Setup of v32:
// processor
module processor
(
	output reg w_en,
	output reg done,
	output reg [7:0] addr,
	output reg [31:0] data_out,
	input clk,
	input rst_n,
	input start,
	input [31:0] data_in
);
make LEC_CHECK=0 ABC_AREA=1 CAP_MARGIN=5 CORE_MARGIN=2 CORE_UTILIZATION=70 CTS_CLUSTER_DIAMETER=39 CTS_CLUSTER_SIZE=49 GPL_ROUTABILITY_DRIVEN=0 GPL_TIMING_DRIVEN=1 PLACE_DENSITY_LB_ADDON=0.28 SETUP_SLACK_MARGIN=0.86 SLEW_MARGIN=20 finish   # period 4.3 ns
run.sh (not shown) runs the stock make flow with config.mk's settings and CLKGATE_MAP_FILE=.
The flow completed for v32, but it is not clean: the layout still shows negative setup slack.
Input changes introduced in v22 (baseline for comparison: v32):
==> flow/config.mk <==
export PLATFORM = sky130hd
export DESIGN_NAME = processor
export DESIGN_NICKNAME = processor
export VERILOG_FILES = /design/flow/design.v
export SDC_FILE = /design/flow/constraint.sdc
export NUM_CORES = 4
export LEC_CHECK = 0
export CAP_MARGIN = 20
export CORE_MARGIN = 2
export CORE_UTILIZATION = 25
export SLEW_MARGIN = 20
==> flow/constraint.sdc <==
create_clock -name core_clock -period 5.61 [get_ports {clk}]
set_input_delay 1.1220 -clock core_clock [delete_from_list [all_inputs] [get_ports {clk}]]
set_output_delay 1.1220 -clock core_clock [all_outputs]
set_load 0.01 [all_outputs]
==> comparison <==
v22 reports its slowest cell on the critical path as sky130_fd_sc_hd__dfrtp_1 while v32 reports sky130_fd_sc_hd__fa_1. Of v22 and v32, it is v22 that has the lower non-clock buffer count. The setup slack of v22 is larger than that of v32. v22 finished all stages; the layout is clean. Although it ran to completion, v32 produced a layout that fails the final checks because of negative setup slack. Against v32, v22 reports a overall chip area that is higher. Diff v32 -> v22: wire length decreased 27%; global-route track usage on met1 decreased 33 points.
Inputs modified between v22 and v39:
--- a/flow/config.mk
+++ b/flow/config.mk
@@ -8,4 +8,8 @@
 export CAP_MARGIN = 20
 export CORE_MARGIN = 2
-export CORE_UTILIZATION = 25
+export CORE_UTILIZATION = 58
+export CTS_CLUSTER_DIAMETER = 102
+export GPL_ROUTABILITY_DRIVEN = 0
+export GPL_TIMING_DRIVEN = 1
+export PLACE_DENSITY = 0.37
 export SLEW_MARGIN = 20
==> flow/constraint.sdc <==
create_clock -name core_clock -period 4.46 [get_ports {clk}]
set_input_delay 0.8920 -clock core_clock [delete_from_list [all_inputs] [get_ports {clk}]]
set_output_delay 0.8920 -clock core_clock [all_outputs]
set_load 0.01 [all_outputs]
Findings:
- v39: flow complete, layout not clean; failing: negative setup slack
- Sort v22 and v39 by area growth from synthesis to layout, descending, and v39 comes first.
- Per the comparison of v39 with v22, later-pin clock latency in the skew report held; final cell area excluding filler cells went up about 2.8%; number of placed cells counting well taps went down about 14%.
- Delta (v39 minus v22): cell count in the Yosys report closely matched the old numbers, number of well taps now smaller, met2 usage in global routing higher.
Changes in v15 relative to v39:
--- a/flow/config.mk
+++ b/flow/config.mk
@@ -8,8 +8,4 @@
 export CAP_MARGIN = 20
 export CORE_MARGIN = 2
-export CORE_UTILIZATION = 58
-export CTS_CLUSTER_DIAMETER = 102
-export GPL_ROUTABILITY_DRIVEN = 0
-export GPL_TIMING_DRIVEN = 1
-export PLACE_DENSITY = 0.37
+export CORE_UTILIZATION = 40
 export SLEW_MARGIN = 20
==> flow/constraint.sdc <==
create_clock -name core_clock -period 5.61 [get_ports {clk}]
set_input_delay 1.1220 -clock core_clock [delete_from_list [all_inputs] [get_ports {clk}]]
set_output_delay 1.1220 -clock core_clock [all_outputs]
set_load 0.01 [all_outputs]
==> comparison <==
v15: all stages complete, timing, DRC and antenna checks passed. On pin count of the biggest net entering global routing: between v15 and v39, it ends up higher for v15. Reported for v15 and v39, synthesized cell count turned out identical to the last digit. v15 vs. v39: global-route wire length before repair went down by 390 um; number of signal-net buffers in the layout decreased by 73 relative to the old numbers; highest net fanout along the worst path now larger; number of clock-tree buffers in the layout down 1. Changes observed in v15 relative to v39: sequential share of layout area now larger, final hold slack held steady.
Inputs modified between v15 and v2:
--- a/flow/config.mk
+++ b/flow/config.mk
@@ -8,4 +8,5 @@
 export CAP_MARGIN = 20
 export CORE_MARGIN = 2
-export CORE_UTILIZATION = 40
+export CORE_UTILIZATION = 58
+export SETUP_SLACK_MARGIN = 1.18
 export SLEW_MARGIN = 20
==> flow/constraint.sdc <==
create_clock -name core_clock -period 4.88 [get_ports {clk}]
set_input_delay 0.9760 -clock core_clock [delete_from_list [all_inputs] [get_ports {clk}]]
set_output_delay 0.9760 -clock core_clock [all_outputs]
set_load 0.01 [all_outputs]
## What came out
- Diff v15 -> v2 | clock-buffer cell count | decrease of 1
- v2 reached the final stage; the timing, DRC and antenna checks on its layout passed.
- For the number of cells on the critical path, v2 came in 1 lower than v15 did.
- Changes observed in v2 relative to v15: worst-case hold slack was more or less identical, area growth from synthesis to layout up 6.5 points, first-pass GRT wire length ~0 delta.


## build 28
processor again, from the RTL that the note above started with.
Design processor, start of the top module:
module processor
(
	output reg w_en,
	output reg done,
	output reg [7:0] addr,
	output reg [31:0] data_out,
	input clk,
	input rst_n,
	input start,
	input [31:0] data_in
);
Settings: LEC_CHECK=0, ABC_AREA=1, CAP_MARGIN=20, CORE_MARGIN=2, CORE_UTILIZATION=72, CTS_CLUSTER_DIAMETER=28, CTS_CLUSTER_SIZE=10, MAX_ROUTING_LAYER=met4, PLACE_DENSITY_LB_ADDON=0.19, SETUP_SLACK_MARGIN=1.33, SLEW_MARGIN=20; clock period 4.7 ns.
Build 28 | status: complete | timing, DRC, antenna: pass
Here is what was changed in the inputs of build 94 compared with build 28.
- removing MAX_ROUTING_LAYER (formerly met4)
- removing PLACE_DENSITY_LB_ADDON (formerly 0.19)
- changing CORE_UTILIZATION from 72 to 68
- removing CTS_CLUSTER_SIZE (formerly 10)
- removing SETUP_SLACK_MARGIN (formerly 1.33)
- removing CTS_CLUSTER_DIAMETER (formerly 28)
- changing the clock period (ns, I/O delays scaled along) from 4.7 to 8.63
### Flow results
- Every stage of the flow completed for build 94, and the final layout passed the timing, DRC and antenna checks.
- Build 94 against build 28; via count is down by more than 10%.
- When build 94 is measured against build 28, its core area turns out about 5% higher.
- Relative to build 28, the placer congestion estimate of build 94 is lower by 4.6%.
- Compared to build 28, build 94 has critical path depth 5 lower.
- Summary of build 94 over build 28: horizontal die size saw an increase.
- Compared with build 28, build 94 ends up with a smaller final cell area.
- Build 28 -> build 94: number of hold buffers added after CTS delta 0, exact match
Input-level comparison between build 31 and build 94:
- clearing ABC_AREA, which used to be 1
- swapping 68 for 70 in CORE_UTILIZATION
- putting SETUP_SLACK_MARGIN at 0.92 where nothing was set
- putting CTS_CLUSTER_DIAMETER at 28 where nothing was set
- swapping 20 for 15 in CAP_MARGIN
- swapping 8.63 for 4.68 in the clock period (ns, I/O delays scaled along)
- Build 31: all stages done; final checks FAILED (setup timing).
- Note that the horizontal die dimension recorded for build 94 amounts to 1.05 times the value seen in build 31.
- Summary: cell area, build 31 worse than build 94
- Build 94 → build 31: global-route usage higher.
- Compared to build 94, build 31 leaves less free space in the core.
Input-level comparison between build 75 and build 31:
- SETUP_SLACK_MARGIN now 1.26, was 0.92
- CORE_UTILIZATION now 72, was 70
- TNS_END_PERCENT now 5, previously not set
Notes after the runs:
On fmax: between build 75 and build 31, it ends up higher for build 75.
Relative to build 31, the final-layout clock buffer total of build 75 is higher by 2.
On area used by sequential logic in the layout, build 75 and build 31 are basically level.
Relative to build 31, first-pass GRT wire length decreased by 4.7% in build 75.
Against build 31, final instance area in build 75 came out better.
Finished, but not clean: build 75, with setup timing.
met3 wire length for build 75 is higher than for build 31.


The RTL this note starts from:
==> flow/design.v <==
module processor
(
	output reg w_en,
	output reg done,
	output reg [7:0] addr,
	output reg [31:0] data_out,
	input clk,
	input rst_n,
	input start,
	input [31:0] data_in
);
	parameter RESET = 3'd0;
	parameter READ_DATA = 3'd1;
	parameter READ_INSTRUCTON = 3'd2;
	parameter DELAY = 3'd3;
	parameter EXECUTE = 3'd4;
	parameter ADD = 3'd0;
	parameter SUB = 3'd1;
	parameter MUL = 3'd2;
	parameter TR = 3'd3;
	parameter DET = 3'd4;
	reg [2:0] cs,ns;
	reg [1:0] read_data_counter;
	reg [3:0] a11,a12,a21,a22,b11,b12,b21,b22;
	always@(posedge clk or negedge rst_n)begin
		if(~rst_n) cs <= RESET;
		else cs <= ns;
	end
	always@(*)begin
		case(cs)
			RESET : ns = (start & rst_n) ? READ_DATA : RESET;
			READ_DATA : ns = (read_data_counter == 2) ? READ_INSTRUCTON : READ_DATA;
			READ_INSTRUCTON : ns = DELAY;
			DELAY : ns = EXECUTE;
			EXECUTE : ns = RESET;
			default : ns = RESET;
		endcase
	end
	always@(posedge clk or negedge rst_n)begin
		if(~rst_n)begin
			done <= 0;
			w_en <= 0;
			addr <= 8'd255;
			data_out <= 0;
			read_data_counter <= 0;
			a11 <= 0;
			a12 <= 0;
			a21 <= 0; 
			a22 <= 0;
			b11 <= 0;
			b12 <= 0;
			b21 <= 0;
			b22 <= 0;	
		end
		else begin
			case(ns)
				RESET : begin
					done <= 0;
					w_en <= 0;
					addr <= 8'd255;
					data_out <= 0;
					read_data_counter <= 0;
					a11 <= 0;
					a12 <= 0;
					a21 <= 0; 
					a22 <= 0;
					b11 <= 0;
					b12 <= 0;
					b21 <= 0;
					b22 <= 0;
				end
				READ_DATA : begin
					done <= 0;
					w_en <= 0;
					addr <= 8'd255;
					data_out <= 0;
					read_data_counter <= read_data_counter + 1;
					a11 <= data_in[3:0];
					a12 <= data_in[7:4];
					a21 <= data_in[11:8]; 
					a22 <= data_in[15:12];
					b11 <= data_in[19:16];
					b12 <= data_in[23:20];
					b21 <= data_in[27:24];
					b22 <= data_in[31:28];
				end
				READ_INSTRUCTON : begin
					done <= 0;
					w_en <= 0;
					addr <= 0;
					data_out <= 0;
					read_data_counter <= 0;
					a11 <= a11;
					a12 <= a12;
					a21 <= a21; 
					a22 <= a22;
					b11 <= b11;
					b12 <= b12;
					b21 <= b21;
					b22 <= b22;
				end
				DELAY : begin
					done <= done;
					w_en <= w_en;
					addr <= addr;
					data_out <= 0;
					read_data_counter <= 0;
					a11 <= a11;
					a12 <= a12;
					a21 <= a21; 
					a22 <= a22;
					b11 <= b11;
					b12 <= b12;
					b21 <= b21;
					b22 <= b22;
				end
				EXECUTE : begin
					addr <= data_in[7:0];
					read_data_counter <= read_data_counter;
					a11 <= a11;
					a12 <= a12;
					a21 <= a21; 
					a22 <= a22;
					b11 <= b11;
					b12 <= b12;
					b21 <= b21;
					b22 <= b22;
					case(data_in[31:29])
						ADD : begin
							done <= 1;
							w_en <= 1;
							data_out [7:0] <= $signed(a11) + $signed(b11);
							data_out [15:8] <= $signed(a12) + $signed(b12);
							data_out [23:16] <= $signed(a21) + $signed(b21);
							data_out [31:24] <= $signed(a22) + $signed(b22);
						end
						SUB : begin
							done <= 1;
							w_en <= 1;
							data_out [7:0] <= $signed(a11) - $signed(b11);
							data_out [15:8] <= $signed(a12) - $signed(b12);
							data_out [23:16] <= $signed(a21) - $signed(b21);
							data_out [31:24] <= $signed(a22) - $signed(b22);
						end
						MUL : begin
							done <= 1;
							w_en <= 1;
							data_out [7:0] <= ($signed(a11) * $signed(b11)) + ($signed(a12) * $signed(b21));
							data_out [15:8] <= ($signed(a11) * $signed(b12)) + ($signed(a12) * $signed(b22));
							data_out [23:16] <= ($signed(a21) * $signed(b11)) + ($signed(a22) * $signed(b21));
							data_out [31:24] <= ($signed(a21) * $signed(b12)) + ($signed(a22) * $signed(b22));
						end
						TR : begin
							done <= 1;
							w_en <= 1;
							data_out [7:0] <= {a11[3],a11[3],a11[3],a11[3],a11};
							data_out [15:8] <= {a21[3],a21[3],a21[3],a21[3],a21};
							data_out [23:16] <= {a12[3],a12[3],a12[3],a12[3],a12};
							data_out [31:24] <= {a22[3],a22[3],a22[3],a22[3],a22};
						end
						DET : begin
							done <= 1;
							w_en <= 1;
							data_out <= ($signed(a11) * $signed(a22)) - ($signed(a12) * $signed(a21));
						end
						default : begin
							done <= 0;
							w_en <= 0;
						end
					endcase
				end
			endcase
		end
	end
endmodule
export LEC_CHECK = 0
export ABC_AREA = 1
export CAP_MARGIN = 30
export CORE_MARGIN = 2
export CORE_UTILIZATION = 35
export CTS_CLUSTER_DIAMETER = 354
export CTS_CLUSTER_SIZE = 99
export GPL_ROUTABILITY_DRIVEN = 1
export GPL_TIMING_DRIVEN = 1
export HOLD_SLACK_MARGIN = -0.09
export MAX_ROUTING_LAYER = met4
export MIN_ROUTING_LAYER = met2
export PLACE_DENSITY_LB_ADDON = 0.29
export SLEW_MARGIN = 20
export TNS_END_PERCENT = 45
create_clock -name core_clock -period 3.3 [get_ports {clk}]
The first run produced a layout that fails on setup timing.
Next try:
==> flow/config.mk (replaced) <==
export PLATFORM = sky130hd
export DESIGN_NAME = processor
export DESIGN_NICKNAME = processor
export VERILOG_FILES = /design/flow/design.v
export SDC_FILE = /design/flow/constraint.sdc
export NUM_CORES = 4
export LEC_CHECK = 0
export CAP_MARGIN = 20
export CORE_MARGIN = 2
export CORE_UTILIZATION = 54
export CTS_CLUSTER_DIAMETER = 220
export CTS_CLUSTER_SIZE = 98
export GPL_ROUTABILITY_DRIVEN = 0
export GPL_TIMING_DRIVEN = 1
export PLACE_DENSITY_LB_ADDON = 0.29
export SLEW_MARGIN = 20
==> flow/constraint.sdc (replaced) <==
create_clock -name core_clock -period 7.21 [get_ports {clk}]
set_input_delay 1.4420 -clock core_clock [delete_from_list [all_inputs] [get_ports {clk}]]
set_output_delay 1.4420 -clock core_clock [all_outputs]
set_load 0.01 [all_outputs]
With this change the flow went through all stages and came out clean; cell area drops by about 20%; hold slack gains 85 ps; clock skew drops by 9.5 ps; setup slack gains 2900 ps; sequential share of layout area climbs by 3.0 points.
Next try:
--- a/flow/config.mk
+++ b/flow/config.mk
@@ -10,3 +10,3 @@
-export CORE_UTILIZATION = 54
-export CTS_CLUSTER_DIAMETER = 220
-export CTS_CLUSTER_SIZE = 98
+export CORE_UTILIZATION = 71
+export CTS_CLUSTER_DIAMETER = 102
+export CTS_CLUSTER_SIZE = 32
@@ -15 +15 @@
-export PLACE_DENSITY_LB_ADDON = 0.29
+export PLACE_DENSITY_LB_ADDON = 0.24
==> flow/constraint.sdc (replaced) <==
create_clock -name core_clock -period 4.46 [get_ports {clk}]
set_input_delay 0.8920 -clock core_clock [delete_from_list [all_inputs] [get_ports {clk}]]
set_output_delay 0.8920 -clock core_clock [all_outputs]
set_load 0.01 [all_outputs]
The changed run completed and failed the layout checks on setup timing.
Die area is lower by a quarter to a third.
Wire length went up by about a fifth.
Design area rises by a little under a tenth.
Next try:
--- a/flow/config.mk
+++ b/flow/config.mk
@@ -8 +8,2 @@
-export CAP_MARGIN = 20
+export ABC_AREA = 1
+export CAP_MARGIN = 0
@@ -16 +17 @@
-export SLEW_MARGIN = 20
+export SLEW_MARGIN = 40
The new run ran to the end with violations: setup timing. Cell count increases by 23%. Worst hold slack loses 17 ps. Area after synthesis increases by 7.8%. Design area increases by 6.6%. Setup slack gains 35 ps. Critical path depth increases by 4. Routed wire length increases by 11%. Utilization decreases by 1.2 points.
